$ cat design/flow/run.sh
#!/bin/bash
# the make line also repeats each setting of config.mk as NAME=value (left out here)
make -C /OpenROAD-flow-scripts/flow DESIGN_CONFIG=/design/flow/config.mk WORK_HOME=/design/flow/orfs CLKGATE_MAP_FILE= finish
$ cat design/flow/config.mk
export PLATFORM = sky130hd
export DESIGN_NAME = milestone1
export DESIGN_NICKNAME = milestone1
export VERILOG_FILES = /design/flow/design.v
export SDC_FILE = /design/flow/constraint.sdc
export NUM_CORES = 4
export LEC_CHECK = 0
export ABC_AREA = 1
export CAP_MARGIN = 20
export CORE_MARGIN = 2
export CORE_UTILIZATION = 72
export CTS_CLUSTER_DIAMETER = 206
export MAX_ROUTING_LAYER = met4
export PLACE_DENSITY_LB_ADDON = 0.05
export SETUP_SLACK_MARGIN = 1.75
export SLEW_MARGIN = 20
export TNS_END_PERCENT = 80
$ cat design/flow/constraint.sdc
create_clock -name core_clock -period 12.0 [get_ports {clock}]
set_input_delay 2.4000 -clock core_clock [delete_from_list [all_inputs] [get_ports {clock}]]
set_output_delay 2.4000 -clock core_clock [all_outputs]
set_load 0.01 [all_outputs]
$ cat design/flow/design.v
typedef enum logic [1:0] {
	S_IDLE,
	S_ENABLE_UART_RX,
	S_WAIT_UART_RX,
	S_M1_enable
} top_state_type;
typedef enum logic [4:0] {
	S_M1_IDLE,
	LEAD_IN_0,
	LEAD_IN_1,
	LEAD_IN_2,
	LEAD_IN_3,
	LEAD_IN_4,
	LEAD_IN_5,
	COMM_CASE_1_0,
	COMM_CASE_1_1,
	COMM_CASE_1_2,
	COMM_CASE_1_3,
	COMM_CASE_1_4,
	COMM_CASE_1_5,
	COMM_CASE_2_0,
	COMM_CASE_2_1,
	COMM_CASE_2_2,
	COMM_CASE_2_3,
	COMM_CASE_2_4,
	COMM_CASE_2_5,
	LEAD_OUT_0,
	LEAD_OUT_1,
	LEAD_OUT_2,
	LEAD_OUT_3,
	LEAD_OUT_4,
	LEAD_OUT_5
} M1_state_type;
typedef enum logic [1:0] {
	S_RXC_IDLE,
	S_RXC_SYNC,
	S_RXC_ASSEMBLE_DATA,
	S_RXC_STOP_BIT
} RX_Controller_state_type;
typedef enum logic [2:0] {
	S_US_IDLE,
	S_US_STRIP_FILE_HEADER_1,
	S_US_STRIP_FILE_HEADER_2,
	S_US_START_FIRST_BYTE_RECEIVE,
	S_US_WRITE_FIRST_BYTE,
	S_US_START_SECOND_BYTE_RECEIVE,
	S_US_WRITE_SECOND_BYTE
} UART_SRAM_state_type;
typedef enum logic [3:0] {
	S_VS_WAIT_NEW_PIXEL_ROW,
	S_VS_NEW_PIXEL_ROW_DELAY_1,
	S_VS_NEW_PIXEL_ROW_DELAY_2,
	S_VS_NEW_PIXEL_ROW_DELAY_3,
	S_VS_NEW_PIXEL_ROW_DELAY_4,
	S_VS_NEW_PIXEL_ROW_DELAY_5,
	S_VS_FETCH_PIXEL_DATA_0,
	S_VS_FETCH_PIXEL_DATA_1,
	S_VS_FETCH_PIXEL_DATA_2,
	S_VS_FETCH_PIXEL_DATA_3
} VGA_SRAM_state_type;
`timescale 1ns/100ps
`default_nettype none
module milestone1 (
		input logic clock,                    
		input logic Resetn,
		input logic Enable,
		output	logic [17:0] SRAM_address,
		output 	logic [15:0] SRAM_write_data,
		output	logic SRAM_we_n,
		input		logic [15:0] SRAM_read_data,
		output   logic M1_end
);
logic SRAM_ready;
M1_state_type state;
logic [17:0] U_address; 
logic [17:0] V_address;
logic [17:0] Y_address;
logic [17:0] RGB_address;
logic [63:0] U_values;  
logic [63:0] V_values; 
logic [31:0] Y_values;  
logic [63:0] temp_U;  
logic [63:0] temp_V;  
logic [31:0] temp_prime;  
logic [7:0] Uprime_values;  
logic [7:0] Vprime_values;  
logic [31:0] RGB_values;  
logic [7:0] redo, rede, greeno, greene, blueo, bluee;  
logic [31:0] red_calc, green_calc, blue_calc;  
logic [31:0] Uprime_odd;  
logic [31:0] Vprime_odd;  
logic FC_check;  
logic [7:0] some_counter;  
logic [7:0] pic_end;  
logic [31:0] mult_op1, mult_op2, mult_op3, mult_op4, mult_op5, mult_op6, Mult_result1, Mult_result2, Mult_result3;  
logic [63:0] Mult_result1_long, Mult_result2_long, Mult_result3_long;  
always_ff @(posedge clock or negedge Resetn) begin
	if (~Resetn) begin
		state <= S_M1_IDLE;
		SRAM_address <= 18'h00000;
		SRAM_write_data <= 16'h0000;
		SRAM_we_n <= 1'b1;
		U_address <= 18'd38400; 
		V_address <= 18'd57600;
		Y_address <= 18'h00000;
		RGB_address <= 18'd146944;
		U_values <= 64'b000000;
		V_values <= 64'b000000;
		Y_values <= 32'b00000;
		Uprime_values <= 16'b0000;
		Vprime_values <= 16'b0000;
		Uprime_odd <= 32'b00000;
		Vprime_odd <= 32'b00000;
		RGB_values <= 48'b000000;
		M1_end <= 1'b0;
		some_counter <= 8'b000;
		pic_end <= 8'b000;
		temp_U <= 64'b000000;
		temp_V <= 64'b000000;
		FC_check <= 1'b0;
		end 
		else begin
			case(state)
			S_M1_IDLE: begin
				if (Enable == 1 && pic_end != 240) begin
					U_values <= 64'b000000;
					V_values <= 64'b000000;
					Y_values <= 32'b00000;
					SRAM_we_n <= 1'b1;
					Uprime_values <= 16'b0000;
					Vprime_values <= 16'b0000;
					Uprime_odd <= 32'b00000;
					Vprime_odd <= 32'b00000;
					RGB_values <= 48'b000000;
					some_counter <= 8'h000;
					temp_U <= 64'b000000;
					temp_V <= 64'b000000;
					SRAM_we_n <= 1;
					SRAM_address <= U_address;  
					U_address <= U_address + 1'h1;  
					FC_check <= 1'b0;
					state <= LEAD_IN_0;		
				end
				else  if (pic_end >= 240) begin
					SRAM_we_n <= 1;
					M1_end <= 1'b1;	
				end
			end	
			LEAD_IN_0: begin  
				SRAM_address <= V_address;
				V_address <= V_address + 1'h1;			
				state <= LEAD_IN_1;
			end
			LEAD_IN_1: begin  
				SRAM_address <= Y_address;
				Y_address <= Y_address + 1'h1;		
				state <= LEAD_IN_2;
			end
			LEAD_IN_2: begin  
				SRAM_address <= U_address;
				U_address <= U_address + 1'h1;		
				U_values[63:48] <= SRAM_read_data;  
				state <= LEAD_IN_3;
			end
			LEAD_IN_3: begin  
				SRAM_address <= V_address;
				V_address <= V_address + 1'h1;
				V_values[63:48] <= SRAM_read_data;  
				state <= LEAD_IN_4;
			end
			LEAD_IN_4: begin
				Y_values[31:16] <= SRAM_read_data;  
				state <= LEAD_IN_5;
			end
			LEAD_IN_5:begin  
				U_values[47:32] <= SRAM_read_data;
				state <= COMM_CASE_1_0;			
			end
			COMM_CASE_1_0: begin
				if (FC_check == 0) begin 
					Uprime_values[7:0] <= U_values[63:56];
					Vprime_values[7:0] <= V_values[63:56];
					V_values[47:32] <= SRAM_read_data;
				end else begin
					Uprime_values[7:0] <= U_values[47:40];
					Vprime_values[7:0] <= V_values[47:40];
				end
				Uprime_odd[31:0] <= {{8{temp_prime[31]}},temp_prime[31:8]}; 
				SRAM_we_n <= 1;
				if (some_counter >= 'd156)
					SRAM_address <= U_address;
				else begin
					SRAM_address <= U_address;
					U_address <= U_address + 1'h1;
				end
				state <= COMM_CASE_1_1;
			end
			COMM_CASE_1_1: begin
				Vprime_odd[31:0] <= {{8{temp_prime[31]}},temp_prime[31:8]};
				if (FC_check == 1) begin
					temp_U[63:8] <= U_values[55:0];
					temp_V[63:8] <= V_values[55:0];
				end						
				if (some_counter >= 'd156)
					SRAM_address <= V_address;
				else begin
					SRAM_address <= V_address;
					V_address <= V_address + 1'h1;
				end
				state <= COMM_CASE_1_2;
			end
			COMM_CASE_1_2: begin
				if (FC_check == 1) begin
					U_values[63:0] <= temp_U[63:0];
					V_values[63:0] <= temp_V[63:0];
				end
				RGB_values[31:24] <= rede;  
				RGB_values[23:16] <= bluee;  
				if (some_counter >= 159)
					SRAM_address <= Y_address;
				else begin
					SRAM_address <= Y_address;	
					Y_address <= Y_address + 1'h1;
				end
				state <= COMM_CASE_1_3;				
			end
			COMM_CASE_1_3: begin				
				if (FC_check == 0)
					U_values[31:16] <= SRAM_read_data;
				else
					U_values[23:8] <= SRAM_read_data;
				SRAM_address <= RGB_address;
				RGB_address <= RGB_address + 1'h1;	
				SRAM_we_n <= 0;
				SRAM_write_data <= {{RGB_values[31:24]}, {greene[7:0]}};  
				state <= COMM_CASE_1_4;
			end
			COMM_CASE_1_4: begin
				if (FC_check == 0)
					V_values[31:16] <= SRAM_read_data;
				else
					V_values[23:8] <= SRAM_read_data;
				RGB_values[15:8] <= redo;  
				RGB_values[7:0] <= blueo;  
				SRAM_address <= RGB_address;
				RGB_address <= RGB_address + 1'h1;
				SRAM_write_data <= {{RGB_values[23:16]}, {redo[7:0]}};
				some_counter <= some_counter + 1;
				state <= COMM_CASE_1_5;	
			end
			COMM_CASE_1_5: begin
				Y_values[15:0] <= SRAM_read_data;
				SRAM_write_data <= {{greeno[7:0]}, {RGB_values[7:0]}};
				SRAM_address <= RGB_address;
				RGB_address <= RGB_address + 1'h1;
				if(some_counter == 159)  
					state <= LEAD_OUT_0;	
				else
					state <= COMM_CASE_2_0;
			end
			COMM_CASE_2_0: begin
				if (FC_check == 0) begin
					Uprime_values[7:0] <= U_values[55:48];
					Vprime_values[7:0] <= V_values[55:48];
				end else begin
					Uprime_values[7:0] <= U_values[47:40];
					Vprime_values[7:0] <= V_values[47:40];
				end
				Uprime_odd[31:0] <= {{8{temp_prime[31]}},temp_prime[31:8]};
				SRAM_we_n <= 1;
				SRAM_address <= Y_address;
				Y_address <= Y_address + 1'h1;
				state <= COMM_CASE_2_1;
			end
			COMM_CASE_2_1: begin
				Vprime_odd[31:0] <= {{8{temp_prime[31]}},temp_prime[31:8]}; 
				state <= COMM_CASE_2_2;
			end
			COMM_CASE_2_2: begin
				if (FC_check == 1) begin
					temp_U[63:8] <= U_values[55:0];
					temp_V[63:8] <= V_values[55:0];
				end	
				RGB_values[31:24] <= rede;  
				RGB_values[23:16] <= bluee;  
				state <= COMM_CASE_2_3;
			end
			COMM_CASE_2_3: begin
				if (FC_check == 1) begin
					U_values[63:0] <= temp_U[63:0];
					V_values[63:0] <= temp_V[63:0];
				end	
				Y_values[31:16] <= SRAM_read_data;
				SRAM_address <= RGB_address;
				SRAM_we_n <= 0;
				SRAM_write_data <= {{RGB_values[31:24]}, {greene[7:0]}};  
				RGB_address <= RGB_address + 1'h1;	
				state <= COMM_CASE_2_4;
			end
			COMM_CASE_2_4: begin
				RGB_values[15:8] <= redo;  
				RGB_values[7:0] <= blueo;  
				some_counter <= some_counter + 1;
				SRAM_address <= RGB_address;
				RGB_address <= RGB_address + 1'h1;	
				SRAM_write_data <= {{RGB_values[23:16]}, {redo[7:0]}};
				FC_check <= 1;
				state <= COMM_CASE_2_5;
			end
			COMM_CASE_2_5: begin
				SRAM_address <= RGB_address;
				RGB_address <= RGB_address + 1'h1;	
				SRAM_write_data <= {{greeno[7:0]}, {RGB_values[7:0]}};
				if(some_counter == 159) begin
					state <= LEAD_OUT_0;	
				end
				else
					state <= COMM_CASE_1_0;
			end
			LEAD_OUT_0: begin
				SRAM_we_n <= 1;
				Uprime_values[7:0] <= U_values[47:40];
				Vprime_values[7:0] <= V_values[47:40];		
				Uprime_odd[31:0] <= {{8{temp_prime[31]}},temp_prime[31:8]};
				state <= LEAD_OUT_1;
			end
			LEAD_OUT_1: begin
				Vprime_odd[31:0] <= {{8{temp_prime[31]}},temp_prime[31:8]};
				state <= LEAD_OUT_2;
			end
			LEAD_OUT_2: begin
				RGB_values[31:24] <= rede;  
				RGB_values[23:16] <= bluee;  
				state <= LEAD_OUT_3;
			end
			LEAD_OUT_3: begin
				SRAM_address <= RGB_address;
				SRAM_write_data <= {{RGB_values[31:24]}, {greene[7:0]}};  
				SRAM_we_n <= 0;
				RGB_address <= RGB_address + 1;
				state <= LEAD_OUT_4;
			end
			LEAD_OUT_4: begin
				RGB_values[15:8] <= redo;  
				RGB_values[7:0] <= blueo;  
				FC_check <= 0;
				SRAM_address <= RGB_address;
				SRAM_write_data <= {{RGB_values[23:16]}, {redo[7:0]}};	
				RGB_address <= RGB_address + 1;
				state <= LEAD_OUT_5;
			end
			LEAD_OUT_5: begin
				SRAM_address <= RGB_address;
				SRAM_write_data <= {{greeno[7:0]}, {RGB_values[7:0]}};
				RGB_address <= RGB_address + 1'h1;
				pic_end <= pic_end + 1;
				state <= S_M1_IDLE;
			end
			default: state <= S_M1_IDLE;
			endcase			
end
end
always_comb begin
	mult_op1 = 0;
	mult_op2 = 0;
	mult_op3 = 0;
	mult_op4 = 0;
	mult_op5 = 0;
	mult_op6 = 0;
	case(state)
	COMM_CASE_1_0: begin
	if (FC_check == 0) begin
		mult_op1 = 32'd21;
		mult_op2 = U_values[63:56] + U_values[39:32];
		mult_op3 = -32'd52; 
		mult_op4 = U_values[63:56] + U_values[47:40];
		mult_op5 = 32'd159;
		mult_op6 = U_values[63:56] + U_values[55:48];
	end
	else if (some_counter == 158) begin
		mult_op1 = 32'd21;
		mult_op2 = U_values[63:56] + U_values[39:32];
		mult_op3 = -32'd52; 
		mult_op4 = U_values[55:48] + U_values[39:32];
		mult_op5 = 32'd159;
		mult_op6 = U_values[47:40] + U_values[39:32];
	end
	else begin
		mult_op1 = 32'd21;
		mult_op2 = U_values[63:56] + U_values[23:16];
		mult_op3 = -32'd52; 
		mult_op4 = U_values[55:48] + U_values[31:24];
		mult_op5 = 32'd159;
		mult_op6 = U_values[47:40] + U_values[39:32];
	end
	end
	COMM_CASE_1_1: begin
	if (FC_check == 0) begin
		mult_op1 = 32'd21;
		mult_op2 = V_values[63:56] + V_values[39:32];
		mult_op3 = -32'd52; 
		mult_op4 = V_values[63:56] + V_values[47:40];
		mult_op5 = 32'd159;
		mult_op6 = V_values[63:56] + V_values[55:48];
	end 
	else if (some_counter == 158) begin
		mult_op1 = 32'd21;
		mult_op2 = V_values[63:56] + V_values[39:32];
		mult_op3 = -32'd52; 
		mult_op4 = V_values[55:48] + V_values[39:32];
		mult_op5 = 32'd159;
		mult_op6 = V_values[47:40] + V_values[39:32];
	end
	else begin	
		mult_op1 = 32'd21;
		mult_op2 = V_values[63:56] + V_values[23:16];
		mult_op3 = -32'd52; 
		mult_op4 = V_values[55:48] + V_values[31:24];
		mult_op5 = 32'd159;
		mult_op6 = V_values[47:40] + V_values[39:32];
	end
	end
	COMM_CASE_1_2: begin
		mult_op1 = Y_values[31:24] + (-32'd16);
		mult_op2 = 32'd76284;
		mult_op3 = Vprime_values[7:0] + (-32'd128);
		mult_op4 = 32'd104595;
		mult_op5 = Uprime_values[7:0] + (-32'd128);
		mult_op6 = 32'd132251;
	end
	COMM_CASE_1_3: begin
		mult_op1 = Y_values[31:24] + (-32'd16);
		mult_op2 = 32'd76284;
		mult_op3 = Vprime_values[7:0] + (-32'd128);
		mult_op4 = -32'd53281;
		mult_op5 = Uprime_values[7:0] + (-32'd128);
		mult_op6 = -32'd25624;
	end
	COMM_CASE_1_4: begin
		mult_op1 = Y_values[23:16] + (-32'd16);
		mult_op2 = 32'd76284;
		mult_op3 = Vprime_odd[31:0] + (-32'd128);
		mult_op4 = 32'd104595;
		mult_op5 = Uprime_odd[31:0] + (-32'd128);
		mult_op6 = 32'd132251;
	end
	COMM_CASE_1_5: begin
		mult_op1 = Y_values[23:16] + (-32'd16);
		mult_op2 = 32'd76284;
		mult_op3 = Vprime_odd[31:0] + (-32'd128);
		mult_op4 = -32'd53281;
		mult_op5 = Uprime_odd[31:0] + (-32'd128);
		mult_op6 = -32'd25624;
	end
	COMM_CASE_2_0: begin
	if (FC_check == 0) begin
		mult_op1 = 32'd21;
		mult_op2 = U_values[63:56] + U_values[31:24];
		mult_op3 = -32'd52; 
		mult_op4 = U_values[63:56] + U_values[39:32];
		mult_op5 = 32'd159;
		mult_op6 = U_values[55:48] + U_values[47:40];
	end 
	else if (some_counter == 157) begin
		mult_op1 = 32'd21;
		mult_op2 = U_values[63:56] + U_values[31:24];
		mult_op3 = -32'd52; 
		mult_op4 = U_values[55:48] + U_values[31:24];
		mult_op5 = 32'd159;
		mult_op6 = U_values[47:40] + U_values[39:32];
	end else begin	
		mult_op1 = 32'd21;
		mult_op2 = U_values[63:56] + U_values[23:16];
		mult_op3 = -32'd52; 
		mult_op4 = U_values[55:48] + U_values[31:24];
		mult_op5 = 32'd159;
		mult_op6 = U_values[47:40] + U_values[39:32];
	end
	end
	COMM_CASE_2_1: begin
	if (FC_check == 0) begin
		mult_op1 = 32'd21;
		mult_op2 = V_values[63:56] + V_values[31:24];
		mult_op3 = -32'd52; 
		mult_op4 = V_values[63:56] + V_values[39:32];
		mult_op5 = 32'd159;
		mult_op6 = V_values[55:48] + V_values[47:40];
	end else if (some_counter == 157) begin
		mult_op1 = 32'd21;
		mult_op2 = V_values[63:56] + V_values[31:24];
		mult_op3 = -32'd52; 
		mult_op4 = V_values[55:48] + V_values[31:24];
		mult_op5 = 32'd159;
		mult_op6 = V_values[47:40] + V_values[39:32];
	end else begin	
		mult_op1 = 32'd21;
		mult_op2 = V_values[63:56] + V_values[23:16];
		mult_op3 = -32'd52; 
		mult_op4 = V_values[55:48] + V_values[31:24];
		mult_op5 = 32'd159;
		mult_op6 = V_values[47:40] + V_values[39:32];
	end
	end
	COMM_CASE_2_2: begin
		mult_op1 = Y_values[15:8] + (-32'd16);
		mult_op2 = 32'd76284;
		mult_op3 = Vprime_values[7:0] + (-32'd128);
		mult_op4 = 32'd104595;
		mult_op5 = Uprime_values[7:0] + (-32'd128);
		mult_op6 = 32'd132251;
	end
	COMM_CASE_2_3: begin
		mult_op1 = Y_values[15:8] + (-32'd16);
		mult_op2 = 32'd76284;
		mult_op3 = Vprime_values[7:0] + (-32'd128);
		mult_op4 = -32'd53281;
		mult_op5 = Uprime_values[7:0] + (-32'd128);
		mult_op6 = -32'd25624;
	end
	COMM_CASE_2_4: begin
		mult_op1 = Y_values[7:0] + (-32'd16);
		mult_op2 = 32'd76284;
		mult_op3 = Vprime_odd[31:0] + (-32'd128);
		mult_op4 = 32'd104595;
		mult_op5 = Uprime_odd[31:0] + (-32'd128);
		mult_op6 = 32'd132251;
	end
	COMM_CASE_2_5: begin
		mult_op1 = Y_values[7:0] + (-32'd16);
		mult_op2 = 32'd76284;
		mult_op3 = Vprime_odd[31:0] + (-32'd128);
		mult_op4 = -32'd53281;
		mult_op5 = Uprime_odd[31:0] + (-32'd128);
		mult_op6 = -32'd25624;
	end
	LEAD_OUT_0: begin
		mult_op1 = 32'd21;
		mult_op2 = U_values[63:56] + U_values[47:40];
		mult_op3 = -32'd52; 
		mult_op4 = U_values[55:48] + U_values[47:40];
		mult_op5 = 32'd159;
		mult_op6 = U_values[47:40] + U_values[47:40];
	end
	LEAD_OUT_1: begin
		mult_op1 = 32'd21;
		mult_op2 = V_values[63:56] + V_values[47:40];
		mult_op3 = -32'd52; 
		mult_op4 = V_values[55:48] + V_values[47:40];
		mult_op5 = 32'd159;
		mult_op6 = V_values[47:40] + V_values[47:40];
	end
	LEAD_OUT_2: begin
		mult_op1 = Y_values[15:8] + (-32'd16);
		mult_op2 = 32'd76284;
		mult_op3 = Vprime_values[7:0] + (-32'd128);
		mult_op4 = 32'd104595;
		mult_op5 = Uprime_values[7:0] + (-32'd128);
		mult_op6 = 32'd132251;
	end
	LEAD_OUT_3: begin
		mult_op1 = Y_values[15:8] + (-32'd16);
		mult_op2 = 32'd76284;
		mult_op3 = Vprime_values[7:0] + (-32'd128);
		mult_op4 = -32'd53281;
		mult_op5 = Uprime_values[7:0] + (-32'd128);
		mult_op6 = -32'd25624;
	end
	LEAD_OUT_4: begin
		mult_op1 = Y_values[7:0] + (-32'd16);
		mult_op2 = 32'd76284;
		mult_op3 = Vprime_odd[31:0] + (-32'd128);
		mult_op4 = 32'd104595;
		mult_op5 = Uprime_odd[31:0] + (-32'd128);
		mult_op6 = 32'd132251;
	end
	LEAD_OUT_5: begin
		mult_op1 = Y_values[7:0] + (-32'd16);
		mult_op2 = 32'd76284;
		mult_op3 = Vprime_odd[31:0] + (-32'd128);
		mult_op4 = -32'd53281;
		mult_op5 = Uprime_odd[31:0] + (-32'd128);
		mult_op6 = -32'd25624;
	end
	endcase
end
assign Mult_result1_long = mult_op1* mult_op2;
assign Mult_result2_long = mult_op3* mult_op4;
assign Mult_result3_long = mult_op5* mult_op6;
assign Mult_result1 = Mult_result1_long[31:0];
assign Mult_result2 = Mult_result2_long[31:0];
assign Mult_result3 = Mult_result3_long[31:0];
assign temp_prime[31:0] = Mult_result1 + Mult_result2 + Mult_result3 + 32'd128;
always_comb begin
	red_calc = Mult_result1 + Mult_result2;
	green_calc = Mult_result1 + Mult_result2 + Mult_result3;
	blue_calc = Mult_result1 + Mult_result3;
	if(red_calc[31] == 1) begin
		redo = 8'd0;
		rede = 8'd0;
	end else 
	if(red_calc[30:24] > 0) begin
			redo = 8'd255;
			rede = 8'd255;
	end else begin
		redo = red_calc[23:16];
		rede = red_calc[23:16];
	end
	if(green_calc[31] == 1) begin
		greeno = 8'd0;
		greene = 8'd0;
	end else 
	if(green_calc[30:24] > 0) begin
			greeno = 8'd255;
			greene = 8'd255;
	end else begin
		greeno = green_calc[23:16];
		greene = green_calc[23:16];
	end
	if(blue_calc[31] == 1) begin
		blueo = 8'd0;
		bluee = 8'd0;
	end else 
	if(blue_calc[30:24] > 0) begin
			blueo = 8'd255;
			bluee = 8'd255;
	end else begin
		blueo = blue_calc[23:16];
		bluee = blue_calc[23:16];
	end
end
endmodule
==> summary.txt, run 1 <==
Implementation results. The run stopped with a tool error. Per the run summary, the flow got no further than 5_1_grt. The first error in the log reads "[ERROR GRT-0232] Routing congestion too high. Check the congestion heatmap in the GUI". The most used flip-flop cell after synthesis is sky130_fd_sc_hd__dfrtp_1.

Distinct cell type count after synthesis landed at 82. In this run the cell area of the synthesized design comes to 68,670 um^2. Post-synthesis compound-gate area fraction landed at 9.968%. In the Yosys report, the sequential cells make up 17.45% of the chip area. Total core area landed at ~95,000 um^2. The most common cell in the synthesized netlist is sky130_fd_sc_hd__inv_1. Starting utilization of the core area landed at 72.49%. Simple-gate portion of the synthesized area landed at 17.92%. For this design, Yosys synthesis ends with a cell count of around 8,600. Half-perimeter wire length after placement landed at 211.0 mm.

Looking at the clock tree report, the root buffer type is sky130_fd_sc_hd__clkbuf_16. Area of the die landed at 97,860 um^2. Area of the synthesized netlist per yosys stat landed at 68,670 um^2. CTS buffer count landed at 50. Global routing used 84.75% of the available tracks. Adder and majority gate portion of the synthesized area landed at between 30% and 40%. Counting flops with an async set or reset pin after synthesis yields a share of 100.0%.

The share of synthesized area in the top cell type comes to 27.43%. By area the synthesized netlist is led by sky130_fd_sc_hd__fa_1 (27%), sky130_fd_sc_hd__dfrtp_1 (17%), sky130_fd_sc_hd__inv_1 (11%). Yosys reports that the most numerous cell types are sky130_fd_sc_hd__inv_1 (1,953), sky130_fd_sc_hd__nand2_1 (1,557), sky130_fd_sc_hd__fa_1 (941). Post-synth tally of flip-flops with integrated enable landed at 0. Per the gpl log, the routability congestion estimate is 1.106. Register bit total from synthesis landed at 478. In this run, post-CTS hold repair placed 0 buffers. The H-tree generated during clock tree synthesis spans 2 levels. Number of clock sinks landed at approximately 480. Y dimension of the die landed at 312.8 um.

Yosys warning count landed at 1. The global route stage reports its total congestion overflow as roughly 450. Standard-cell row count landed at around 110. Summing the areas of all xor and xnor instances in the mapped netlist gives 3.710% of the synthesized area. The number of nets in the synthesized netlist is just over 10,000. Number of buffers on the longest clock path landed at 3. Area fraction in mux cells landed at 0.5739%.

Cell count after synthesis landed at 8,560. Count of input and output buffers landed at 54. The horizontal die dimension reported for this design is approximately 310 um. The floorplan report gives the top-level pin count as 55. sky130_fd_sc_hd__fa_1 takes more of the synthesized area than any other cell. Among the non-sequential cells, adder cells take the most area.

After synthesis, the mean cell area works out to 8.022 um^2.
## what timing repair did
item,in CTS
resized,312
setup endpoints to repair,88
cloned,2
setup buffers,51
pin swaps,142
## per-stage QoR
step                      TNS (ns)  area, um^2  setup slack, ns  total power (W)  cells
after floorplan             -60.70       69470           -1.564           0.1349   8560
after global placement     -129.42       77470           -2.461           0.2112  10570
after detailed placement   -164.93       77490           -2.937           0.2156  10570
after CTS                  -126.24       81070           -2.308           0.2578  10720
## layer usage
layer,overflow,global-route usage (%)
met1,21,84.27
met5,-,-
met4,147,81.95
met3,25,71.11
met2,261,96.93
==> inputs of run 2 (changes only) <==
- CAP_MARGIN: 20 -> 40
- CELL_PAD_IN_SITES_DETAIL_PLACEMENT: unset -> 2
- CORE_ASPECT_RATIO: unset -> 0.54
- CORE_UTILIZATION: 72 -> 62
- CTS_CLUSTER_DIAMETER: 206 -> 354
- GPL_ROUTABILITY_DRIVEN: unset -> 1
- GPL_TIMING_DRIVEN: unset -> 1
- MAX_ROUTING_LAYER: met4 -> unset
- PLACE_DENSITY_LB_ADDON: 0.05 -> unset
- SETUP_SLACK_MARGIN: 1.75 -> 5.0
- TNS_END_PERCENT: 80 -> unset
- clock period: 12.0 -> 29.4 ns (I/O delays scaled with it)
==> run 2 against run 1 <==
Effect of this change: the flow stops in 3_5_place_dp; synthesized area stayed put; synthesized cell count stayed put; die area is 16% higher.
==> summary.txt, run 2 <==
Implementation results. The post-synth tally of flip-flops with integrated enable is 0 (unchanged). By count the netlist is led by sky130_fd_sc_hd__inv_1 (1,953), sky130_fd_sc_hd__nand2_1 (1,557), sky130_fd_sc_hd__fa_1 (941). The number of nets at floorplan was 10,100 (unchanged). Area fraction in mux cells landed at 0.5739% (unchanged). The cell area after synthesis came to 68,670 um^2 (unchanged). By area the synthesized netlist is led by sky130_fd_sc_hd__fa_1 (27%), sky130_fd_sc_hd__dfrtp_1 (17%), sky130_fd_sc_hd__inv_1 (11%).

Overall die width landed at 456.9 um (+46%). The number of primary I/O pins was 55 (unchanged). It got as far as 3_5_place_dp and failed there. Y dimension of the die landed at 248.6 um (-21%).

The biggest area contributor in the post-synthesis netlist is sky130_fd_sc_hd__fa_1. The count of input and output buffers was 54 (unchanged). The synthesis report names the predominant flop master as sky130_fd_sc_hd__dfrtp_1. Post-synthesis compound-gate area fraction landed at 9.968% (unchanged). Distinct cell type count after synthesis landed at 82 (unchanged). Total core area landed at 109,500 um^2 (+16%).

The proportion of synthesized flip-flops having asynchronous set or reset is 100.0% (unchanged). The tool reported: "[ERROR DPL-0033] detailed placement checks failed during check placement". The average size of a mapped cell is 8.022 um^2 (unchanged). Area of the synthesized netlist per yosys stat landed at 68,670 um^2 (unchanged). Share of the yosys chip area belonging to registers landed at 17.45% (unchanged). Synthesized-area fraction occupied by xor and xnor cells landed at 3.710% (unchanged). Of the combinational cells, the family taking the most area is adder cells.

Last weighted congestion value of the routability-driven placer landed at 1.182 (+6.8%). Starting utilization of the core area landed at 62.73% (-9.8 points). Cell count after synthesis landed at 8,560 (unchanged). Proportion of netlist area held by the largest area contributor landed at 27.43% (unchanged).

The run stopped with a tool error. For this run the top cell type by instance count after synthesis was sky130_fd_sc_hd__inv_1. Register bit total from synthesis landed at 478 (unchanged). Adder and majority gate portion of the synthesized area landed at 38.04% (unchanged). The area of the die was 113,600 um^2 (+16%).

Simple-gate portion of the synthesized area landed at 17.92% (unchanged). Yosys warning count landed at 1 (unchanged). The number of standard cells reported by yosys was 8,560 (unchanged). The standard-cell row count came to 89 (-21%).
[run 2: metrics by stage]
stage | setup slack [ns] | cells | instance area, um^2 | total power, W | hold WS, ns
after floorplan | 14.67 | 8560 | 68670 | 0.06668 | 0.3487
after global placement | 10.48 | 9945 | 70760 | 0.08214 | 0.3583
==> inputs of run 3 (changes only) <==
- ABC_AREA: 1 -> 0
- CAP_MARGIN: 40 -> 20
- CELL_PAD_IN_SITES_DETAIL_PLACEMENT: 2 -> 0
- CELL_PAD_IN_SITES_GLOBAL_PLACEMENT: unset -> 2
- CORE_ASPECT_RATIO: 0.54 -> unset
- CORE_MARGIN: 2 -> 5
- CORE_UTILIZATION: 62 -> 40
- CTS_CLUSTER_DIAMETER: 354 -> unset
- GPL_ROUTABILITY_DRIVEN: 1 -> 0
- HOLD_SLACK_MARGIN: unset -> 0.05
- MAX_ROUTING_LAYER: unset -> met4
- MIN_ROUTING_LAYER: unset -> met2
- PLACE_DENSITY_LB_ADDON: unset -> 0.18
- SETUP_SLACK_MARGIN: 5.0 -> 3.2
- SLEW_MARGIN: 20 -> 25
- TNS_END_PERCENT: unset -> 80
- clock period: 29.4 -> 22.9 ns (I/O delays scaled with it)
==> run 3 against run 2 <==
Effect of this change: now clean on timing, DRC and antenna; synthesized area fell by 4.1%; die area rose by 52%; synthesized cell count fell by 15%.
==> summary.txt, run 3 <==
The flow run is done. Number of nets at floorplan landed at 8,803 (-13%). TritonCTS built the clock tree. Counting instances in the post-synthesis netlist gives the leading cell types as sky130_fd_sc_hd__inv_1 (1,239), sky130_fd_sc_hd__fa_1 (941), sky130_fd_sc_hd__nand2_1 (856).

Setup repair after global routing left no endpoint under its margin. The post-synth tally of flip-flops with integrated enable was 0 (unchanged). CTS placed an instance of sky130_fd_sc_hd__clkbuf_16 at the clock tree root. Standard-cell row count landed at 148 (+66%). Sequential cell area in the final layout landed at 11,990 um^2. Number of clock sinks landed at 478.

Cell area after synthesis landed at 65,840 um^2 (-4.1%). The report counts max-capacitance violations totalling 0. The cell count after synthesis came to 7,261 (-15%). The area of the die is 172,800 um^2 (+52%). The number of standard cells reported by yosys came to 7,261 (-15%). Share of total power in combinational logic landed at 2.0%. Proportion of synthesized flip-flops having asynchronous set or reset landed at 100.0% (unchanged). For the worst-skew pair, the clock arrives at the later sink with an insertion delay of 0.70 ns. Total DRC errors in the routed layout landed at 0.

Per the hold report, the tightest min-delay path originates at state[13]. After clock tree synthesis, the setup repair step added 0 buffers. Area growth from synthesis to layout landed at 8.299%.

Violation count after the first detailed-route iteration landed at roughly 16,000. Ranked by power, first place goes to the clock network. The count of input and output buffers was 54 (unchanged).

At the worst endpoint, the arrival time is roughly 19 ns. For reference, the top cells by area after synthesis are sky130_fd_sc_hd__fa_1 (29%), sky130_fd_sc_hd__dfrtp_1 (18%), sky130_fd_sc_hd__ha_1 (11%). TritonCTS created 57 clock buffers. Fraction of power spent switching nets landed at 24.61%. Clock network power consumption landed at 0.00101 W. Per STA, the worst path accumulates the most delay in the family adder cells. Length of the first detailed-routing pass in iterations landed at 17. The largest individual stage delay along the critical path comes from the cell sky130_fd_sc_hd__or4_1. Post-detailed-placement cell area landed at 68,980 um^2. STA shows the worst reg2reg path with a cell count of 55.

The flow ran to the end and the layout has no timing, DRC or antenna violations. CTS built an H-tree with a depth of 2. The critical path starts at state[1]. Proportion of netlist area held by the largest area contributor landed at 28.61% (+1.2 points). Number of max-slew violations in the final report landed at 0. For this run, the top clock speed supported by timing is about 54 MHz. The y dimension of the die came to 415.7 um (+67%). Sorting the Yosys area breakdown by cell type puts at the top sky130_fd_sc_hd__fa_1.

Per the timing report, the most critical flop-to-flop path originates at state[1]. Summing over every cut layer, the via total after detailed routing is 73,430. Per the timing report, the biggest fanout along the worst path comes to 16.

Critical path depth in cells landed at between 50 and 60. In the synthesized netlist, the dominant kind of combinational cell is adder cells. The clock network is responsible for 53.2% of the overall power. Total power landed at 0.001889 W. Summed over all failing endpoints, the final setup total negative slack is 0 ns. Vias per cell landed at 7.770. The clock passes through at most 3 buffers.

Number of cells traversed by the worst hold path landed at 0. The clock arrives with about 0.033 ns of skew. Count of endpoints failing hold in the final timing report landed at 0. Internal power contribution landed at between 0.001 and 0.0015 W. Per the post-CTS timing run, clock transition at the registers of the reported paths is 0.06 ns. Leakage power figure landed at 34.44 nW. Area of the synthesized netlist per yosys stat landed at 65,840 um^2 (-4.1%). Final core utilization landed at 43.70%.

Total core area landed at 163,100 um^2 (+49%). Initial antenna violation count landed at 7. Multi-input combinational cell area landed at 48,410 um^2.

Number of primary I/O pins landed at 55 (unchanged). Among all flip-flop cells after synthesis, the most frequent one is sky130_fd_sc_hd__dfrtp_1. For hold timing, the worst endpoint is state[7]. The first global-routing pass estimated 381.9 mm of wire. For the sequential group, total power comes out at roughly 0.00085 W. Flop-to-flop setup slack landed at 4.50 ns. Post-synthesis compound-gate area fraction landed at 14.57% (+4.6 points). Peak ir drop on the vdd network landed at 0.00005553 V.

Remaining max-slew budget at the tightest pin landed at 17.40%. Leftover overflow at the end of global routing landed at 0. The synthesized-area fraction occupied by xor and xnor cells is 5.498% (+1.8 points). Number of warnings in the stage logs landed at between 40 and 50.

At the end of the flow, the number of nets in the layout was about 8,700. Final critical-path required period landed at 18.40 ns. After detailed routing, the total wire length is 254.7 mm. For the worst reg-to-reg path, the endpoint reported by OpenROAD is SRAM_write_data[7]. Yosys warning count landed at 1 (unchanged). Per the post-run analysis, buffers plus inverters along the critical path come to 11.

After routing the design area is 71,300 um^2. The share of the yosys chip area belonging to registers came to 18.20% (+0.75 points). Required time reported for the critical path endpoint landed at 23.44 ns. Per the OpenROAD power report, switching power amounts to roughly 0.00046 W. In the placement report, post-DP HPWL is listed as about 190 mm.

The critical path in this run is classified as flip-flop to flip-flop. The worst setup path is captured at a flip-flop. Per STA, the endpoint of the critical path is SRAM_write_data[7]. Number of inserted filler cells in the final layout landed at 16,110. Among all cell types in the netlist, the one instantiated most often is sky130_fd_sc_hd__inv_1. Distinct cell type count after synthesis landed at 110 (+34%). The timing report shows the most common cell along the critical path to be sky130_fd_sc_hd__fa_1. Number of cells after detailed placement landed at 9,298. Post-layout period usage of the worst path landed at 80.34%. Count of hold-fix buffers inserted at cts landed at 0. Adder and majority gate portion of the synthesized area landed at 39.67% (+1.6 points). Number of global-route vias before repair landed at 83,330. For this run, the final setup violation count is recorded as 0. Entering global routing, the biggest net connects about 130 pins. The global routing report lists combined usage of all routing layers as 46.35%. Simple-gate portion of the synthesized area landed at 12.37% (-5.6 points).

Stage delay of the slowest cell on the critical path landed at approximately 0.94 ns. The most critical min-delay path falls under flip-flop to flip-flop. Cell resize tally after clock tree synthesis landed at 0. Overall die width landed at 415.7 um (-9.0%). Routed length per placed instance landed at 26.95 um.

Starting utilization of the core area landed at 40.36% (-22 points). The combinational power reported by the tool is 0.0000385 W. The area fraction in mux cells came to 0.8343% (+0.26 points). Of the total power, registers draw 44.7%. Transition time of the tightest slew-check pin landed at 1.235 ns. Final instance count without filler cells landed at 9,450. The average size of a mapped cell is 9.067 um^2 (+13%). The script computed a power per unit cell area of between 20 and 30 nW/um^2.

The worst setup path is launched from a flip-flop. The register bit total from synthesis came to 478 (unchanged). Number of nets with antenna violations after routing landed at 0.
[run 3: area by class of cell]
type	instances	area share, %
inverters	1241	6.533
clock buffers	80	2.262
flip-flops and latches	478	16.81
repair buffers	169	2.016
well taps	2175	3.817
clock inverters	27	0.5335
multi-input cells	5241	67.89
diodes	39	0.1369
[run 3: routing by layer]
| metal | up-vias | GRT usage, % | part of all wire, % |
|---|---|---|---|
| met5 | - | - | 0 |
| met2 | 21320 | 50.89 | 45 |
| met3 | 2578 | 60.35 | 43 |
| met1 | 26060 | - | 0 |
| li1 | 23470 | - | - |
| met4 | 0 | 14.80 | 12 |
[run 3: metrics by stage]
stage,worst slack (ns),hold slack (ns)
2_1_floorplan,7.304,0.3461
3_3_place_gp,5.308,0.3530
3_5_place_dp,5.229,0.3592
4_1_cts,5.203,0.3771
5_1_grt,3.496,0.3849
6_report,4.502,0.3764
==> inputs of run 4 (changes only) <==
- ABC_AREA: 0 -> unset
- CELL_PAD_IN_SITES_DETAIL_PLACEMENT: 0 -> unset
- CELL_PAD_IN_SITES_GLOBAL_PLACEMENT: 2 -> unset
- CORE_MARGIN: 5 -> 2
- CORE_UTILIZATION: 40 -> 70
- GPL_ROUTABILITY_DRIVEN: 0 -> unset
- GPL_TIMING_DRIVEN: 1 -> unset
- HOLD_SLACK_MARGIN: 0.05 -> unset
- MAX_ROUTING_LAYER: met4 -> unset
- MIN_ROUTING_LAYER: met2 -> unset
- PLACE_DENSITY_LB_ADDON: 0.18 -> unset
- SETUP_SLACK_MARGIN: 3.2 -> -0.95
- SLEW_MARGIN: 25 -> 20
- TNS_END_PERCENT: 80 -> unset
- clock period: 22.9 -> 13.7 ns (I/O delays scaled with it)
==> run 4 against run 3 <==
Effect of this change: now fails the layout checks on negative setup slack; final area increased by 7.4%; critical endpoint is now SRAM_write_data[5]; core utilization increased by 38 points; largest cell class unchanged; synthesized cell count unchanged; highest routed layer is now met5; wire length decreased by 4.3%; synthesized area unchanged.
==> summary.txt, run 4 <==
The flow run is done. Vias per cell landed at 6.556 (-16%). Total core area landed at 93,330 um^2 (-43%). Per the timing report, the most critical flop-to-flop path finishes at SRAM_write_data[5].

Standard-cell row count landed at 112 (-24%). The global-route wire length before repair is 360.3 mm (-5.7%). Achievable clock frequency landed at 64.33 MHz (+18%). The post-synth tally of flip-flops with integrated enable was 0 (unchanged). Number of nets at floorplan landed at 8,803 (unchanged). The largest total area in the synthesized netlist belongs to sky130_fd_sc_hd__fa_1. Ranked by power, first place goes to the clock network. In the post-synthesis netlist, the cell with the most instances is sky130_fd_sc_hd__inv_1.

The root buffer cell chosen for the clock tree is sky130_fd_sc_hd__clkbuf_16. The length in cells of the worst reg-to-reg path was 62 (+13%). Number of inserted filler cells in the final layout landed at 5,521 (-66%). The setup clock skew after layout came to 0.03387 ns (+0.0005521 ns). The clock input transition at the sequential cells of the worst setup and hold paths was 0.07 ns (about the same). Flop-to-flop setup slack landed at -1.84 ns (-6.35 ns).

Total power landed at 0.003022 W (+60%). For reference, the top cells by area after synthesis are sky130_fd_sc_hd__fa_1 (29%), sky130_fd_sc_hd__dfrtp_1 (18%), sky130_fd_sc_hd__ha_1 (11%). The power density normalized to cell area came to 39.48 nW/um^2 (+49%). The transition time of the tightest slew-check pin was 1.263 ns (+0.02828 ns). Multi-input combinational cell area landed at 49,630 um^2 (+2.5%). Final instance count without filler cells landed at 9,193 (-2.7%).

Final critical-path required period landed at 15.54 ns (-2.853 ns). Required time reported for the critical path endpoint landed at 14.18 ns (-9.26 ns). Total DRC errors in the routed layout landed at 0 (unchanged). The count of final setup violators was 54 (+54). Share of total power in combinational logic landed at 1.8% (-0.2 points). Number of clock sinks landed at 478 (unchanged). Y dimension of the die landed at 310.7 um (-25%). The overall die width came to 310.7 um (-25%). CTS buffer count landed at 51 (-11%). Simple-gate portion of the synthesized area landed at 12.37% (unchanged).

The cell count after synthesis came to 7,261 (unchanged). Worst-skew pair later-pin latency landed at 0.65 ns (-0.05 ns). STA lists the startpoint of the worst hold path as state[13]. The number of nets with antenna violations after routing came to 0 (unchanged).

The net count of the finished layout was 9,436 (+8.1%). The synthesized-area fraction occupied by xor and xnor cells is 5.498% (unchanged). Fraction of power spent switching nets landed at 23.43% (-1.2 points).

The largest individual stage delay along the critical path comes from the cell sky130_fd_sc_hd__or4b_4. The post-synthesis compound-gate area fraction was 14.57% (unchanged). Max-capacitance violation count landed at 0 (unchanged).

Critical path depth in cells landed at 62 (+13%). Starting utilization of the core area landed at 70.54% (+30 points). Data arrival time at the worst-slack endpoint landed at 16.03 ns (-2.90 ns). Peak ir drop on the vdd network landed at 0.0001311 V (+140%). Number of standard cells reported by yosys landed at 7,261 (unchanged).

In the synthesized netlist the dominant register cell turns out to be sky130_fd_sc_hd__dfrtp_1. The smallest setup slack after layout was -1.845 ns (-6.347 ns). Stage delay of the slowest cell on the critical path landed at 0.61 ns (-0.33 ns). Number of cells after detailed placement landed at 9,042 (-2.8%). For reference, the critical path is captured by SRAM_write_data[5].

The count of buffering cells on the critical path with inverters included came to 11 (unchanged). The run finished, with violations left. Leftover overflow at the end of global routing landed at 0 (unchanged). The synthesis run identifies the leading combinational cell family as adder cells. Leakage power figure landed at 38.25 nW (+11%). Setup repair after global routing could not meet its margin everywhere. Count of input and output buffers landed at 54 (unchanged). The power in sequential cells came to 0.00141 W (+67%). The pin count of the biggest net entering global routing was 137 (+3.8%). The adder and majority gate portion of the synthesized area came to 39.67% (unchanged). Total detailed-routing wirelength landed at 243.7 mm (-4.3%). Cell area after synthesis landed at 65,840 um^2 (unchanged). Sequential fraction of design power landed at 46.7% (+2.0 points).

Number of warnings in the stage logs landed at 46 (+9.5%). Last weighted congestion value of the routability-driven placer landed at roughly 1.1. The critical path starts at V_values[56]. TritonCTS built the clock tree.

The area of the die was 96,520 um^2 (-44%). Per the run report, area growth between synthesis and finish was 16.29%. Final core utilization landed at 82.04% (+38 points). Among cell families on the critical path, the largest total delay comes from adder cells. Sequential cell area in the final layout landed at 11,990 um^2 (about the same). The half-perimeter wire length after placement is 186.9 mm (-1.2%). In the hold report, the worst path ends at state[7]. Power of the combinational group landed at 0.0000558 W (+45%).

The distinct cell type count after synthesis came to 110 (unchanged). Register bit total from synthesis landed at 478 (unchanged). The via total after detailed routing was 60,270 (-18%). The timing report shows the most common cell along the critical path to be sky130_fd_sc_hd__fa_1.

Violation count after the first detailed-route iteration landed at 8,238 (-47%). The share of the yosys chip area belonging to registers is 18.20% (unchanged). Area fraction in mux cells landed at 0.8343% (unchanged).

The count of endpoints failing hold in the final timing report is 0 (unchanged). The min-delay analysis places its worst path in the category flip-flop to flip-flop. The report lists the violated layout checks as negative setup slack. Proportion of netlist area held by the largest area contributor landed at 28.61% (unchanged). Routed length per placed instance landed at 26.51 um (-1.6%). The number of primary I/O pins came to 55 (unchanged). The initial antenna violation count is 4 (-3).

Clock network fraction of total power landed at 51.5% (-1.7 points). The net switching power came to 0.0007080 W (+52%). STA classifies the critical path endpoint as a flip-flop. The remaining max-slew budget at the tightest pin came to 15.78% (-1.6 points).

The clock network power consumption came to 0.00156 W (+54%). The number of global-route vias before repair is 61,450 (-26%). Yosys warning count landed at 1 (unchanged). Number of cells traversed by the worst hold path landed at 0 (unchanged). The setup path with the least slack is of type flip-flop to flip-flop. The post-layout period usage of the worst path was 113.5% (+33 points). The number of buffers on the longest clock path is 3 (unchanged).

Area of the synthesized netlist per yosys stat landed at 65,840 um^2 (unchanged). Proportion of synthesized flip-flops having asynchronous set or reset landed at 100.0% (unchanged). The worst slack after detailed placement was -2.052 ns (-7.280 ns).

STA classifies the critical path startpoint as a flip-flop. The number of max-slew violations in the final report came to 0 (unchanged). Looking at the reg2reg group, the worst path starts from V_values[56]. The maximum fanout encountered on the critical timing path came to 8 (-8). Internal power contribution landed at 0.002314 W (+63%). The H-tree depth came to 2 (unchanged). The length of the first detailed-routing pass in iterations was 9 (-8). Overall track demand over capacity in global routing landed at 48.99% (+2.6 points).

The synthesis run shows the most used standard cells to be sky130_fd_sc_hd__inv_1 (1,239), sky130_fd_sc_hd__fa_1 (941), sky130_fd_sc_hd__nand2_1 (856). Average size of a mapped cell landed at 9.067 um^2 (unchanged).
==> run 4: routing by layer <==
layer | global-route usage (%) | vias up | wire length, um
met5 | 0 | - | 184
met4 | 28.74 | 8 | 19980
met3 | 15.22 | 1286 | 33310
met2 | 74.44 | 4579 | 105300
met1 | 62.13 | 29400 | 84910
li1 | - | 24990 | -
==> run 4: repair_timing <==
action	in CTS	in global routing
pin swaps	88	146
setup endpoints to repair	46	50
gates cloned	1	0
resized	102	213
buffers inserted	28	42
hold buffers	0	0
==> run 4: stage by stage <==
step | hold WS (ns) | instance area [um^2] | setup TNS (ns)
global placement | 0.3551 | 72910 | -61.41
detailed placement | 0.3528 | 72920 | -82.80
global route | 0.3943 | 76560 | -87.20
CTS | 0.3672 | 75410 | -52.30
finish | 0.3668 | 76560 | -62.80
floorplan | 0.3461 | 66010 | -25.16
==> run 4: layout make-up <==
class                      instances  area share [%]
antenna                            2        0.006537
inverter                        1241           6.087
multi-input combinational       5242           64.81
sequential                       478           15.66
clock inverter                    25          0.4968
timing repair buffer             880           8.959
clock buffer                      71           1.923
tap                             1254           2.049
==> inputs of run 5 (changes only) <==
- CORE_UTILIZATION: 70 -> 32
- SETUP_SLACK_MARGIN: -0.95 -> unset
- clock period: 13.7 -> 26.0 ns (I/O delays scaled with it)
==> run 5 against run 4 <==
Effect of this change: the run now finishes clean; clock power decreased by about 50%; die area increased by 120%; clock skew decreased by 0.010 ns; non-clock buffer count decreased by 718; maximum frequency decreased by 15%; wire length decreased by 5.0%; count of clock-buffer cells in the layout decreased by 6; highest routed layer unchanged.
==> summary.txt, run 5 <==
The flow run is done. Number of nets with antenna violations after routing landed at 0 (unchanged). The y dimension of the die is 457.6 um (+47%). The count of buffering cells on the critical path with inverters included was 11 (unchanged). Net count of the finished layout landed at 8,716 (-7.6%). The critical path in this run is classified as flip-flop to flip-flop. Broken down by cell family, the worst path's largest delay share belongs to adder cells.

The worst setup path is launched from a flip-flop. The length in cells of the worst reg-to-reg path came to 55 (-11%). CTS buffer count landed at 50 (-2.0%). The net switching power is 0.0003565 W (-50%). Proportion of netlist area held by the largest area contributor landed at 28.61% (unchanged). Number of max-slew violations in the final report landed at 0 (unchanged). Number of primary I/O pins landed at 55 (unchanged). The largest total area in the synthesized netlist belongs to sky130_fd_sc_hd__fa_1. The number of standard cells reported by yosys was 7,261 (unchanged). Area fraction in mux cells landed at 0.8343% (unchanged). The count of final setup violators came to 0 (-100%). The total detailed-routing wirelength is 231.5 mm (-5.0%). Flop-to-flop setup slack landed at 7.69 ns (+9.54 ns). Setup repair after global routing left no endpoint under its margin. The standard-cell row count is 166 (+48%). The number of buffers on the longest clock path is 3 (unchanged). Pin count of the biggest net entering global routing landed at 174 (+27%).

The worst setup path is captured at a flip-flop. Post-synthesis compound-gate area fraction landed at 14.57% (unchanged). The adder and majority gate portion of the synthesized area was 39.67% (unchanged). Smallest setup slack after layout landed at 7.691 ns (+9.536 ns). The leakage power figure was 34.17 nW (-11%). The stage delay of the slowest cell on the critical path came to 0.92 ns (+0.31 ns). The area of the synthesized netlist per yosys stat came to 65,840 um^2 (unchanged). The share of the yosys chip area belonging to registers was 18.20% (unchanged). The total core area came to 204,600 um^2 (+120%). Register bit total from synthesis landed at 478 (unchanged). The peak ir drop on the vdd network was 0.00003829 V (-71%). Looking at the hold checks, the worst path lands on state[19]. Initial antenna violation count landed at 5 (+1).

The tree is rooted in a sky130_fd_sc_hd__clkbuf_16. Number of clock sinks landed at 478 (unchanged). The share of total power in combinational logic is 2.0% (+0.2 points). Ranked by power, first place goes to the clock network. The cell resize tally after clock tree synthesis is 0 (-100%). Post-synth tally of flip-flops with integrated enable landed at 0 (unchanged). The violation count after the first detailed-route iteration came to 5,183 (-37%).

The fraction of power spent switching nets was 22.90% (-0.53 points). Worst-skew pair later-pin latency landed at 0.62 ns (-0.03 ns). Via total after detailed routing landed at 53,110 (-12%). Count of input and output buffers landed at 54 (unchanged). Post-synth the commonest register cell is sky130_fd_sc_hd__dfrtp_1. Tracing the worst setup path back leads to its startpoint at state[1].

Area growth from synthesis to layout landed at 8.377%. The count of hold-fix buffers inserted at cts came to 0 (unchanged). Number of nets at floorplan landed at 8,803 (unchanged).

Area of the die landed at 209,400 um^2 (+120%). Power in sequential cells landed at 0.000744 W (-47%). Synthesized-area fraction occupied by xor and xnor cells landed at 5.498% (unchanged). The post-CTS setup buffer count came to 0 (-100%). The achievable clock frequency was 54.62 MHz (-15%). TritonCTS built the clock tree. The power density normalized to cell area is 21.82 nW/um^2 (-45%).

Starting utilization of the core area landed at 32.18% (-38 points). For the worst min-delay path, the startpoint reported by OpenROAD is state[7]. The half-perimeter wire length after placement came to 186.7 mm (about the same). The post-layout period usage of the worst path is 70.42% (-43 points).

Remaining max-slew budget at the tightest pin landed at 18.31% (+2.5 points). The final critical-path required period is 18.31 ns (+2.764 ns). Power of the combinational group landed at 0.0000312 W (-44%).

After synthesis, the cell types taking the most area are sky130_fd_sc_hd__fa_1 (29%), sky130_fd_sc_hd__dfrtp_1 (18%), sky130_fd_sc_hd__ha_1 (11%). The maximum fanout encountered on the critical timing path came to 16 (+8). For this run the top cell type by instance count after synthesis was sky130_fd_sc_hd__inv_1. The capture point of the critical path was reported as SRAM_write_data[2]. In this run the worst hold path is classified as flip-flop to flip-flop. Among the non-sequential cells, adder cells take the most area.

Required time reported for the critical path endpoint landed at 26.48 ns (+12.30 ns). The critical path depth in cells came to 55 (-11%). Length of the first detailed-routing pass in iterations landed at 7 (-2). The cell count after synthesis was 7,261 (unchanged).

The H-tree depth came to 2 (unchanged). The proportion of synthesized flip-flops having asynchronous set or reset is 100.0% (unchanged). The data arrival time at the worst-slack endpoint was 18.79 ns (+2.76 ns). Overall track demand over capacity in global routing landed at 21.95% (-27 points). Among the stages of the critical path, the cell type that occurs most often is sky130_fd_sc_hd__fa_1. The summed negative setup slack over all endpoints came to 0 ns (+62.80 ns). The last weighted congestion value of the routability-driven placer came to 0.9906 (-6.5%). Worst slack after detailed placement landed at 7.900 ns (+9.951 ns).

The number of global-route vias before repair came to 54,910 (-11%). Yosys warning count landed at 1 (unchanged). Number of cells traversed by the worst hold path landed at 0 (unchanged). Leftover overflow at the end of global routing landed at 0 (unchanged). The synthesis run shows the most used standard cells to be sky130_fd_sc_hd__inv_1 (1,239), sky130_fd_sc_hd__fa_1 (941), sky130_fd_sc_hd__nand2_1 (856).

Overall die width landed at 457.6 um (+47%). STA lists the endpoint of the worst register-to-register path as SRAM_write_data[2]. Clock network fraction of total power landed at 50.2% (-1.3 points).

Count of endpoints failing hold in the final timing report landed at 0 (unchanged). The clock network power consumption was 0.000782 W (-50%). Setup clock skew after layout landed at 0.02360 ns (-0.01027 ns). Distinct cell type count after synthesis landed at 110 (unchanged). The routed length per placed instance was 23.39 um (-12%). The slowest stage of the critical path belongs to the cell sky130_fd_sc_hd__or4_1. Looking at the reg2reg group, the worst path starts from state[1]. The number of warnings in the stage logs is 41 (-11%). The run finished with no timing, DRC or antenna violations. Sequential fraction of design power landed at 47.8% (+1.1 points).

The vias per cell is 5.365 (-18%). Cell area after synthesis landed at 65,840 um^2 (unchanged). Clock input transition at the sequential cells of the worst setup and hold paths landed at 0.07 ns (about the same). The transition time of the tightest slew-check pin was 1.217 ns (-0.04618 ns).

The total DRC errors in the routed layout is 0 (unchanged). The internal power contribution is 0.001200 W (-48%). Max-capacitance violation count landed at 0 (unchanged).

The simple-gate portion of the synthesized area was 12.37% (unchanged). Global-route wire length before repair landed at 350.3 mm (-2.8%). The average size of a mapped cell came to 9.067 um^2 (unchanged).
## run 5: area by class of cell
type	count	area (um^2)
Inverter	1241	4658
Fill cell	20840	133200
Timing Repair Buffer	162	1384
Tap cell	2688	3363
Multi-Input combinational cell	5241	48220
Clock buffer	65	1408
Clock inverter	22	325.3
Sequential cell	478	11990
Antenna cell	2	5.005
## run 5: per-stage QoR
step	total power (W)	hold WS [ns]	area, um^2	util [%]	instances
after CTS	0.001568	0.3829	71320	34.86	9896
final	0.001557	0.3777	71350	34.88	9899
after detailed placement	0.0007889	0.3601	69580	34.01	9809
after global placement	0.0007886	0.3650	69530	33.99	9807
after global routing	0.001598	0.3911	71350	34.87	9897
after floorplan	0.0007614	0.3461	65840	-	7261
## run 5: layer usage
metal | global-route usage [%] | vias up | routed length, um | part of all wire [%]
li1 | - | 23580 | - | -
met1 | 29.91 | 26950 | 99250 | 43
met2 | 35.16 | 2178 | 104800 | 45
met3 | 4.002 | 393 | 18850 | 8.1
met4 | 7.066 | 2 | 8597 | 3.7
met5 | 0 | - | 16 | 0.0069
==> inputs of run 6 (changes only) <==
- ABC_AREA: unset -> 1
- CORE_UTILIZATION: 32 -> 70
- PLACE_DENSITY_LB_ADDON: unset -> 0.01
- SETUP_SLACK_MARGIN: unset -> 3.62
- clock period: 26.0 -> 12.6 ns (I/O delays scaled with it)
==> run 6 against run 5 <==
Effect of this change: synthesized cell count rose by 18%; the run now fails in 5_1_grt; die area is 52% lower; synthesized area is 4.3% higher.
==> summary.txt, run 6 <==
Implementation results. The total core area was 96,990 um^2 (-53%). It got as far as 5_1_grt and failed there. Of all cell types, the one taking the most synthesized area is sky130_fd_sc_hd__fa_1.

The y dimension of the die came to 317.2 um (-31%). Cell count after synthesis landed at 8,560 (+18%). The area fraction in mux cells is 0.5739% (-0.26 points). The cell sitting at the root of the clock tree is a sky130_fd_sc_hd__clkbuf_16.

Global routing used between 60% and 70% of the available tracks. Proportion of synthesized flip-flops having asynchronous set or reset landed at 100.0% (unchanged). The share of the yosys chip area belonging to registers was 17.45% (-0.75 points). The synthesis stats list as the most numerous cell sky130_fd_sc_hd__inv_1. Leftover overflow at the end of global routing landed at 39. The number of nets at floorplan is 10,100 (+15%). Standard-cell row count landed at 114 (-31%). Area of the die landed at 100,600 um^2 (-52%).

Synthesized-area fraction occupied by xor and xnor cells landed at 3.710% (-1.8 points). Sorting the synthesized cells by how often they occur yields sky130_fd_sc_hd__inv_1 (1,953), sky130_fd_sc_hd__nand2_1 (1,557), sky130_fd_sc_hd__fa_1 (941). Last weighted congestion value of the routability-driven placer landed at 1.119 (+13%). The number of clock sinks came to 478 (unchanged). CTS buffer count landed at 49 (-2.0%). The distinct cell type count after synthesis came to 82 (-25%). The number of primary I/O pins was 55 (unchanged). Grouping non-sequential cells by family puts the most area in adder cells. The cell area after synthesis is 68,670 um^2 (+4.3%).

The register bit total from synthesis is 478 (unchanged). Number of standard cells reported by yosys landed at 8,560 (+18%). The overall die width was 317.2 um (-31%). Area of the synthesized netlist per yosys stat landed at 68,670 um^2 (+4.3%).

The H-tree depth was 2 (unchanged). The adder and majority gate portion of the synthesized area came to 38.04% (-1.6 points). The Yosys warning count was 1 (unchanged).

The simple-gate portion of the synthesized area was 17.92% (+5.6 points). The count of input and output buffers is 54 (unchanged). Count of hold-fix buffers inserted at cts landed at 0 (unchanged). Post-synthesis compound-gate area fraction landed at 9.968% (-4.6 points).

The average size of a mapped cell came to 8.022 um^2 (-12%). The run stopped with a tool error. For this run, the leading register cell type out of synthesis is sky130_fd_sc_hd__dfrtp_1. Post-synth tally of flip-flops with integrated enable landed at 0 (unchanged). The proportion of netlist area held by the largest area contributor was 27.43% (-1.2 points).

The half-perimeter wire length after placement was 206.8 mm (+11%). The starting utilization of the core area was 70.80% (+39 points). In the post-synthesis netlist, the biggest area contributors are sky130_fd_sc_hd__fa_1 (27%), sky130_fd_sc_hd__dfrtp_1 (17%), sky130_fd_sc_hd__inv_1 (11%). Number of buffers on the longest clock path landed at 3 (unchanged). Post-detailed-placement cell area landed at 77,360 um^2 (+11%).

The tool reported: "[ERROR GRT-0232] Routing congestion too high. Check the congestion heatmap in the GUI".
## run 6: layer usage
| layer | GRT usage [%] | GRT overflow |
|---|---|---|
| met5 | 22.44 | 0 |
| met4 | 61.44 | 14 |
| met3 | 48.08 | 2 |
| met2 | 87.11 | 22 |
| met1 | 71.13 | 1 |
## run 6: metrics by stage
step | worst slack, ns | cells | util (%) | setup TNS, ns
2_1_floorplan | -0.9639 | 8560 | - | -29.43
3_3_place_gp | -1.678 | 10550 | 79.73 | -81.98
3_5_place_dp | -2.121 | 10550 | 79.76 | -107.20
4_1_cts | -1.798 | 10750 | 84.20 | -90.29
## run 6: repair_timing
item                       in CTS
gates cloned                    1
gates resized                 406
setup buffers                 106
pin swaps                     187
setup endpoints to repair      88
==> inputs of run 7 (changes only) <==
- ABC_AREA: 1 -> unset
- CORE_UTILIZATION: 70 -> 61
- PLACE_DENSITY_LB_ADDON: 0.01 -> unset
- SETUP_SLACK_MARGIN: 3.62 -> 3.55
- clock period: 12.6 -> 13.9 ns (I/O delays scaled with it)
==> run 7 against run 6 <==
Effect of this change: now fails the layout checks on negative setup slack; synthesized area is 4.1% lower; die area grew 9.9%; synthesized cell count down 15%.
==> summary.txt, run 7 <==
The flow run is done. Initial antenna violation count landed at 4. Power in sequential cells landed at 0.00139 W. The worst register-to-register path ends at SRAM_write_data[14]. Counting instances in the post-synthesis netlist gives the leading cell types as sky130_fd_sc_hd__inv_1 (1,239), sky130_fd_sc_hd__fa_1 (941), sky130_fd_sc_hd__nand2_1 (856). Met1 wire length landed at a little over 90 mm. The timing report gives the clock slew at the launch and capture registers of the worst setup and hold paths as 0.07 ns. Maximum fanout encountered on the critical timing path landed at 8. The worst register-to-register path begins at state[17]. Count of buffering cells on the critical path with inverters included landed at 14. Among all stages on the critical path, the largest delay is contributed by sky130_fd_sc_hd__or4b_4. The pin closest to its max-slew limit shows a slew of 1.206 ns. Summed over all nets, the switching power comes to about 0.00064 W. The cell that appears most often on the critical path is sky130_fd_sc_hd__fa_1.

The number of clock sinks came to 478 (unchanged). At the end of the flow, the number of nets in the layout was 9,495. Detailed routing placed a total of 103.7 mm of wire on met2. Among the non-sequential cells, adder cells take the most area. Power density normalized to cell area landed at ~35 nW/um^2. The adder and majority gate portion of the synthesized area was 39.67% (+1.6 points).

Number of nets with antenna violations after routing landed at 0. sky130_fd_sc_hd__inv_1 is the most common cell in the netlist. The flow reports an fmax of 65.08 MHz.

Number of standard cells reported by yosys landed at 7,261 (-15%). Once iteration 0 of detailed routing completed, the report listed approximately 5,900 DRC markers. The run finished, with violations left. Fraction of power spent switching nets landed at between 20% and 30%. Cell internal power was estimated by the tool at 0.002165 W. In the post-route report, total wirelength is listed as 235.5 mm.

The synthesized-area fraction occupied by xor and xnor cells is 5.498% (+1.8 points). The total core area is 107,100 um^2 (+10%). The detailed router placed 57,530 vias in this run. Leakage power figure landed at slightly below 40 nW. Count of final setup violators landed at roughly 48.

Yosys warning count landed at 1 (unchanged). The report counts max-capacitance violations totalling 0. Setup repair after global routing could not meet its margin everywhere. Per the detail_route log, the uppermost layer with routed signals is met5. Flop-to-flop setup slack landed at -1.46 ns. In this run the worst setup path terminates at SRAM_write_data[14]. The number of nets at floorplan came to 8,803 (-13%). In this run the worst setup path begins at state[17].

Entering global routing, the biggest net connects 155 pins. For this run, the leading register cell type out of synthesis is sky130_fd_sc_hd__dfrtp_1. The group that draws the most power in this run is sequential cells.

The number of buffers on the longest clock path was 3 (unchanged). Total power landed at 0.002806 W. Leftover overflow at the end of global routing landed at 0. The routed design could run at a clock period as short as 15.36 ns. Distinct cell type count after synthesis landed at 110 (+34%). The startpoint identified for the worst hold timing path is state[7]. Starting utilization of the core area landed at 61.50% (-9.3 points). The count of input and output buffers is 54 (unchanged). Area growth from synthesis to layout landed at 20.18%. The routed design shows a via density per instance of 6.124. Required time reported for the critical path endpoint landed at 14.37 ns. In this design, the largest share of critical-path delay is due to adder cells. Average size of a mapped cell landed at 9.067 um^2 (+13%). The y dimension of the die was 332.5 um (+4.8%). TritonCTS built the clock tree. Sequential fraction of design power landed at 49.6%. Clock tree synthesis selected as its root buffer the cell sky130_fd_sc_hd__clkbuf_16.

The standard-cell row count was 120 (+5.3%). Per STA, the highest per-stage delay on the worst path measures between 0.6 and 0.7 ns. Total DRC errors in the routed layout landed at 0. In the final report, the number of pins over their slew limit comes to 0.

CTS buffer count landed at 47 (-4.1%). The area of the die was 110,600 um^2 (+9.9%). The min-delay analysis places its worst path in the category flip-flop to flip-flop. The half-perimeter wire length after placement was 188.0 mm (-9.1%). Cell area after synthesis landed at 65,840 um^2 (-4.1%). Setup clock skew after layout landed at 0.03340 ns. At the later pin of the worst-skew pair, clock insertion delay measures 0.63 ns. Peak ir drop on the vdd network landed at 0.00008662 V. For hold timing, the worst endpoint is state[19]. The area fraction in mux cells came to 0.8343% (+0.26 points).

The register bit total from synthesis came to 478 (unchanged). Data arrival time at the worst-slack endpoint landed at 15.84 ns. In this run the tools logged warnings totalling 43.

Clock network power consumption landed at 0.00136 W. Wire segments on met3 add up to 24.19 mm in the final route. Cell count after synthesis landed at 7,261 (-15%). Clock network fraction of total power landed at 48.5%. STA classifies the critical path startpoint as a flip-flop.

Number of global-route vias before repair landed at 59,250. The first global-routing pass estimated 354.6 mm of wire. The number of primary I/O pins was 55 (unchanged). Share of the yosys chip area belonging to registers landed at 18.20% (+0.75 points). Overall die width landed at 332.5 um (+4.8%).

Summed over all failing endpoints, the final setup total negative slack is -44.70 ns. The proportion of netlist area held by the largest area contributor is 28.61% (+1.2 points). Global routing consumed, over all layers together, 42.42% of the routing resources. The area of the synthesized netlist per yosys stat is 65,840 um^2 (-4.1%).

Last weighted congestion value of the routability-driven placer landed at 1.021 (-8.8%). After synthesis, the cell types taking the most area are sky130_fd_sc_hd__fa_1 (29%), sky130_fd_sc_hd__dfrtp_1 (18%), sky130_fd_sc_hd__ha_1 (11%). Along the worst hold path, the cell count comes to 0. Routed length per placed instance landed at roughly 25 um. After layout, the worst setup slack is -1.465 ns. Summed over all instances, the cell type with the most area after synthesis is sky130_fd_sc_hd__fa_1. Length of the first detailed-routing pass in iterations landed at 9. Length in cells of the worst reg-to-reg path landed at around 59. The worst path uses 110.5% of the clock period.

Critical path depth in cells landed at approximately 59. Of the total power, combinational logic draws 1.9%. The worst setup path is of the flip-flop to flip-flop kind. Remaining max-slew budget at the tightest pin landed at 19.61%. The post-synthesis compound-gate area fraction was 14.57% (+4.6 points). The run did not pass the layout checks because of negative setup slack. Worst slack after detailed placement landed at -1.560 ns (+0.5618 ns). The post-synth tally of flip-flops with integrated enable was 0 (unchanged).

STA classifies the critical path endpoint as a flip-flop. Count of hold-fix buffers inserted at cts landed at 0 (unchanged). H-tree depth landed at 2 (unchanged). Proportion of synthesized flip-flops having asynchronous set or reset landed at 100.0% (unchanged). Simple-gate portion of the synthesized area landed at 12.37% (-5.6 points). Count of endpoints failing hold in the final timing report landed at 0. Power of the combinational group landed at 0.0000532 W.
## run 7: routing by layer
metal  vias up  global-route usage (%)
met1     28640                   56.47
met4         2                   22.89
met5         -                       0
li1      25120                       -
met2      3053                   65.03
met3       722                   9.334
## run 7: through the flow
step / instance area, um^2 / util (%) / hold slack [ns] / cells
3_3_place_gp: 73650 / 68.80 / 0.3504 / 9195
4_1_cts: 77750 / 72.63 / 0.3731 / 9351
5_1_grt: 79120 / 73.91 / 0.3819 / 9394
3_5_place_dp: 73660 / 68.80 / 0.3577 / 9195
2_1_floorplan: 66580 / - / 0.3461 / 7261
6_report: 79120 / 73.91 / 0.3713 / 9395
## run 7: final cells by class
cell class / instances / area, um^2
Tap cell: 1403 / 1755
Clock inverter: 21 / 246.5
Fill cell: 7950 / 27930
Inverter: 1241 / 4669
Timing Repair Buffer: 944 / 7690
Sequential cell: 478 / 12000
Multi-Input combinational cell: 5241 / 51390
Clock buffer: 66 / 1368
Antenna cell: 1 / 2.502
## run 7: repair_timing
item,in CTS,in global routing
endpoints found under the setup margin,88,88
gates cloned,1,0
gates resized,410,217
setup buffers,68,43
pin swaps,172,205
Power figures rest on the tool's default switching activity, not on a simulated workload.
